Setup of oak:
==> flow/design.v (excerpt) <==
module SUBWAY(
    clk,
    rst_n,
    in_valid,
    init,
    in0,
    in1,
    in2,
    in3,
    out_valid,
    out
);
make LEC_CHECK=0 ABC_AREA=0 CAP_MARGIN=35 CORE_ASPECT_RATIO=0.91 CORE_MARGIN=2 CORE_UTILIZATION=72 CTS_CLUSTER_DIAMETER=51 CTS_CLUSTER_SIZE=32 HOLD_SLACK_MARGIN=-0.01 MAX_ROUTING_LAYER=met5 PLACE_DENSITY_LB_ADDON=0.1 SETUP_SLACK_MARGIN=0.53 SLEW_MARGIN=20 TNS_END_PERCENT=50 finish   # period 1.78 ns
run.sh (not shown) runs the stock make flow with config.mk's settings and CLKGATE_MAP_FILE=.
Seen in the log of oak: DPL-0038 during global routing, after which the run never completed.
Here is what was changed in the inputs of pine compared with oak.
==> flow/config.mk <==
export PLATFORM = sky130hd
export DESIGN_NAME = SUBWAY
export DESIGN_NICKNAME = SUBWAY
export VERILOG_FILES = /design/flow/design.v
export SDC_FILE = /design/flow/constraint.sdc
export NUM_CORES = 4
export LEC_CHECK = 0
export ABC_AREA = 1
export CAP_MARGIN = 35
export CORE_ASPECT_RATIO = 0.91
export CORE_MARGIN = 2
export CORE_UTILIZATION = 29
export CTS_CLUSTER_DIAMETER = 388
export CTS_CLUSTER_SIZE = 98
export HOLD_SLACK_MARGIN = 0.14
export MAX_ROUTING_LAYER = met5
export PLACE_DENSITY_LB_ADDON = 0.1
export SETUP_SLACK_MARGIN = -0.03
export SLEW_MARGIN = 20
export TNS_END_PERCENT = 50
Findings:
- pine -> stages 100% | layout checks FAIL | setup timing
- | chip area | pine vs oak | worse |
- On share of the yosys chip area belonging to registers, the higher figure sits with oak, not pine.
- Of pine and oak, the run reporting the higher floorplan core density was oak.
- [pine vs oak] count of instantiated cells in the yosys netlist: higher in pine
- Going from oak to pine, buffers inserted during post-CTS setup optimization went down; chip area in the Yosys report climbed about 3%; synthesized area saw an increase.
#### Input delta (birch over pine)
-- flow/config.mk --
<<< pine, line 11
export CORE_MARGIN = 2
export CORE_UTILIZATION = 29
export CTS_CLUSTER_DIAMETER = 388
export CTS_CLUSTER_SIZE = 98
export HOLD_SLACK_MARGIN = 0.14
export MAX_ROUTING_LAYER = met5
export PLACE_DENSITY_LB_ADDON = 0.1
export SETUP_SLACK_MARGIN = -0.03
export SLEW_MARGIN = 20
>>> birch, line 11
export CORE_MARGIN = 2
export CORE_UTILIZATION = 72
export CTS_CLUSTER_DIAMETER = 51
export CTS_CLUSTER_SIZE = 59
export HOLD_SLACK_MARGIN = 0.14
export MAX_ROUTING_LAYER = met5
export SETUP_SLACK_MARGIN = 0.13
export SLEW_MARGIN = 20
==> flow/constraint.sdc <==
create_clock -name core_clock -period 1.13 [get_ports {clk}]
set_input_delay 0.2260 -clock core_clock [delete_from_list [all_inputs] [get_ports {clk}]]
set_output_delay 0.2260 -clock core_clock [all_outputs]
set_load 0.01 [all_outputs]
Findings:
- Comparing birch with pine, the total placed instance area came out essentially unchanged.
- The log for birch ends in clock tree synthesis with error DPL-0038, so the run never completed.
- Taking pine as the reference, in birch horizontal die dimension saw a decrease; die area saw a decrease.

========
SUBWAY again, from the RTL that the note above started with.
==> flow/config.mk <==
export PLATFORM = sky130hd
export DESIGN_NAME = SUBWAY
export DESIGN_NICKNAME = SUBWAY
export VERILOG_FILES = /design/flow/design.v
export SDC_FILE = /design/flow/constraint.sdc
export NUM_CORES = 4
export LEC_CHECK = 0
export CAP_MARGIN = 20
export CORE_MARGIN = 2
export CORE_UTILIZATION = 40
export CTS_CLUSTER_DIAMETER = 239
export CTS_CLUSTER_SIZE = 98
export PLACE_DENSITY_LB_ADDON = 0.01
export SLEW_MARGIN = 20
export TNS_END_PERCENT = 10
==> flow/constraint.sdc <==
create_clock -name core_clock -period 2.5 [get_ports {clk}]
set_input_delay 0.5000 -clock core_clock [delete_from_list [all_inputs] [get_ports {clk}]]
set_output_delay 0.5000 -clock core_clock [all_outputs]
set_load 0.01 [all_outputs]
The starting point finished clean.
Edit:
Settings changed: ABC_AREA set to 1, CELL_PAD_IN_SITES_DETAIL_PLACEMENT set to 2, CORE_ASPECT_RATIO set to 0.68, CTS_CLUSTER_DIAMETER 239 to unset, CTS_CLUSTER_SIZE 98 to unset, GPL_ROUTABILITY_DRIVEN set to 1, GPL_TIMING_DRIVEN set to 0, HOLD_SLACK_MARGIN set to 0.26, MAX_ROUTING_LAYER set to met4, PLACE_DENSITY_LB_ADDON 0.01 to 0.18, TNS_END_PERCENT 10 to 65.
=> The changed run passed the timing, DRC and antenna checks. Design area rose by 3.4%. Combinational power grows by 64%. Global-route usage came out higher by 11 points. Final cell count came out higher by 35%. Clock-buffer cell count came out higher by 5. Via count grows by 45%. Synthesized cell count climbs by 49%.
Edit:
Settings changed: ABC_AREA 1 to unset, CELL_PAD_IN_SITES_DETAIL_PLACEMENT 2 to unset, CORE_ASPECT_RATIO 0.68 to unset, GPL_ROUTABILITY_DRIVEN 1 to unset, GPL_TIMING_DRIVEN 0 to unset, HOLD_SLACK_MARGIN 0.26 to unset, MAX_ROUTING_LAYER met4 to unset, PLACE_DENSITY_LB_ADDON 0.18 to unset, TNS_END_PERCENT 65 to unset.
Clock period 2.5 ns to 2.32 ns, I/O delays scaled along.
First-iteration DRC count shrinks by 40%.
Final area went down by 2.4%.
Die size shrinks by 2.9%.
Clock power is higher by about 3%.
Total power increases by about 0.8%.
Edit:
Settings changed: CORE_UTILIZATION 40 to 72, CTS_CLUSTER_SIZE set to 25.
Clock period 2.32 ns to 2.27 ns, I/O delays scaled along.
=>
- This time the run finished but failed the layout checks on setup timing
- sequential power climbs by a few percent
- die size drops by well over a third
- wire length climbs by a quarter to a third
- via count climbs by a little under a tenth
- worst hold slack degrades by 0.19 ns

========
SUBWAY again, from the RTL that the note above started with.
clock: 1.96 ns
lec_check: 0
cap_margin: 20
core_margin: 2
core_utilization: 58
slew_margin: 20
tns_end_percent: 5
The first run completed and failed the layout checks on negative setup slack.
Edit:
- ABC_AREA: not set -> 1
- CORE_UTILIZATION: 58 -> 62
- TNS_END_PERCENT: 5 -> not set
- clock period: 1.96 -> 1.36 ns (I/O delays scaled with it)
The new run completed and failed the layout checks on negative setup slack.
Combinational power grows by 82%.
First-iteration DRC count went up by 10%.
Utilization is higher by 9.0 points.
Hold slack degrades by 0.18 ns.
Clock skew climbs by 0.0034 ns.
Non-clock buffer count rose by 30.
Wire length grows by 21%.
Edit:
- CORE_UTILIZATION: 62 -> 72
- CTS_CLUSTER_SIZE: not set -> 99
- clock period: 1.36 -> 1.55 ns (I/O delays scaled with it)
=> The new run finished but failed the layout checks on negative setup slack; routed wire length climbs by about 20%; cell count drops by 2.4%; hold slack got worse by 0.074 ns; die size drops by about 13%; maximum frequency drops by about 7%; power drops by 8.6%; cell area drops by about 2.2%; non-clock buffer count drops by 13; global-route usage climbs by 8.9 points.
Edit:
- ABC_AREA: 1 -> not set
- CTS_CLUSTER_SIZE: 99 -> 14
- clock period: 1.55 -> 1.98 ns (I/O delays scaled with it)
The new run ran to the end with violations: negative setup slack.
Non-clock buffer count decreases by 13.
Power decreases by 27%.
First-iteration DRC count decreases by 71%.
Sequential share of layout area increases by 3.1 points.
Synthesized cell count decreases by 33%.
Setup slack gets better by 0.48 ns.
Sequential power decreases by 21%.
Count of clock-buffer cells in the layout decreases by 3.
Edit:
- CTS_CLUSTER_DIAMETER: not set -> 182
- PLACE_DENSITY: not set -> 0.42
- SETUP_SLACK_MARGIN: not set -> 0.57
This time the run aborted during clock tree synthesis with DPL-0033.
Die area is unchanged.
Area after synthesis stays the same.
Synthesized cell count stays the same.
Edit:
- ABC_AREA: not set -> 1
- CTS_CLUSTER_DIAMETER: 182 -> 160
- CTS_CLUSTER_SIZE: 14 -> not set
- PLACE_DENSITY: 0.42 -> not set
- SETUP_SLACK_MARGIN: 0.57 -> not set
- clock period: 1.98 -> 1.37 ns (I/O delays scaled with it)
The new run produced a layout that fails on negative setup slack; die area came out higher by about 3%; synthesized cell count came out higher by about 50%; synthesized area came out higher by about 3%.

========
SUBWAY again, from the RTL that the note above started with.
clock: 1.62 ns
lec_check: 0
abc_area: 1
cap_margin: 20
core_margin: 2
core_utilization: 72
cts_cluster_diameter: 221
cts_cluster_size: 14
slew_margin: 20
The baseline completed, yet does not pass: negative setup slack.
Change:
==> flow/config.mk (replaced) <==
export PLATFORM = sky130hd
export DESIGN_NAME = SUBWAY
export DESIGN_NICKNAME = SUBWAY
export VERILOG_FILES = /design/flow/design.v
export SDC_FILE = /design/flow/constraint.sdc
export NUM_CORES = 4
export LEC_CHECK = 0
export CAP_MARGIN = 20
export CORE_MARGIN = 2
export CORE_UTILIZATION = 61
export SLEW_MARGIN = 20
==> flow/constraint.sdc (replaced) <==
create_clock -name core_clock -period 2.15 [get_ports {clk}]
set_input_delay 0.4300 -clock core_clock [delete_from_list [all_inputs] [get_ports {clk}]]
set_output_delay 0.4300 -clock core_clock [all_outputs]
set_load 0.01 [all_outputs]
After rerunning:
- The new run completed, yet does not pass: negative setup slack
- cell area drops by 4.2%
- routed wire length drops by 34%
- non-clock buffer count drops by 24
- total power drops by 27%
- die area climbs by 14%
- clock power drops by 16%
- final cell count drops by 27%
- area after synthesis drops by 2.9%
- worst hold slack is better by 0.21 ns
- sequential share of layout area climbs by 2.5 points
- sequential cell count is unchanged

========
Starting RTL as in the previous note.
clock: 1.78 ns
lec_check: 0
abc_area: 0
cap_margin: 35
core_aspect_ratio: 0.91
core_margin: 2
core_utilization: 71
cts_cluster_diameter: 51
cts_cluster_size: 40
max_routing_layer: met5
place_density_lb_addon: 0.1
setup_slack_margin: -0.03
slew_margin: 20
tns_end_percent: 50
The first run finished with setup timing left.
Change:
--- a/flow/config.mk
+++ b/flow/config.mk
@@ -13,7 +13,8 @@
 export CTS_CLUSTER_DIAMETER = 51
 export CTS_CLUSTER_SIZE = 40
+export HOLD_SLACK_MARGIN = 0.29
 export MAX_ROUTING_LAYER = met5
 export PLACE_DENSITY_LB_ADDON = 0.1
-export SETUP_SLACK_MARGIN = -0.03
+export SETUP_SLACK_MARGIN = 0.38
 export SLEW_MARGIN = 20
 export TNS_END_PERCENT = 50
==> flow/constraint.sdc (replaced) <==
create_clock -name core_clock -period 1.29 [get_ports {clk}]
set_input_delay 0.2580 -clock core_clock [delete_from_list [all_inputs] [get_ports {clk}]]
set_output_delay 0.2580 -clock core_clock [all_outputs]
set_load 0.01 [all_outputs]
After rerunning:
- Now the flow did not get past global routing on DPL-0038
- die size does not change
- area after synthesis stays the same
- synthesized cell count stays the same
Change:
==> flow/config.mk (replaced) <==
export PLATFORM = sky130hd
export DESIGN_NAME = SUBWAY
export DESIGN_NICKNAME = SUBWAY
export VERILOG_FILES = /design/flow/design.v
export SDC_FILE = /design/flow/constraint.sdc
export NUM_CORES = 4
export LEC_CHECK = 0
export CAP_MARGIN = 20
export CORE_MARGIN = 2
export CORE_UTILIZATION = 68
export CTS_CLUSTER_DIAMETER = 199
export CTS_CLUSTER_SIZE = 25
export SLEW_MARGIN = 20
=> This time the run ran to the end with violations: setup timing; synthesized area is unchanged; die size climbs by 4.2%; synthesized cell count is unchanged.
Change:
==> flow/config.mk (replaced) <==
export PLATFORM = sky130hd
export DESIGN_NAME = SUBWAY
export DESIGN_NICKNAME = SUBWAY
export VERILOG_FILES = /design/flow/design.v
export SDC_FILE = /design/flow/constraint.sdc
export NUM_CORES = 4
export LEC_CHECK = 0
export CAP_MARGIN = 35
export CORE_MARGIN = 2
export CORE_UTILIZATION = 72
export CTS_CLUSTER_DIAMETER = 92
export CTS_CLUSTER_SIZE = 30
export SLEW_MARGIN = 20
The changed run failed in global routing.
Die area went down by 5.3%.
Synthesized area does not change.
Synthesized cell count does not change.
Change:
--- a/flow/config.mk
+++ b/flow/config.mk
@@ -6,8 +6,15 @@
 export NUM_CORES = 4
 export LEC_CHECK = 0
+export ABC_AREA = 1
 export CAP_MARGIN = 35
+export CORE_ASPECT_RATIO = 0.91
 export CORE_MARGIN = 2
-export CORE_UTILIZATION = 72
-export CTS_CLUSTER_DIAMETER = 92
-export CTS_CLUSTER_SIZE = 30
+export CORE_UTILIZATION = 71
+export CTS_CLUSTER_DIAMETER = 375
+export CTS_CLUSTER_SIZE = 40
+export HOLD_SLACK_MARGIN = 0.29
+export MAX_ROUTING_LAYER = met5
+export PLACE_DENSITY = 0.35
+export SETUP_SLACK_MARGIN = -0.03
 export SLEW_MARGIN = 20
+export TNS_END_PERCENT = 50
The changed run died in global routing (DPL-0033).
Die area is higher by 4.2%.
Synthesized cell count came out higher by 49%.
Area after synthesis went up by 3.0%.
No activity file was given, so power comes from the tool's default toggle rates.
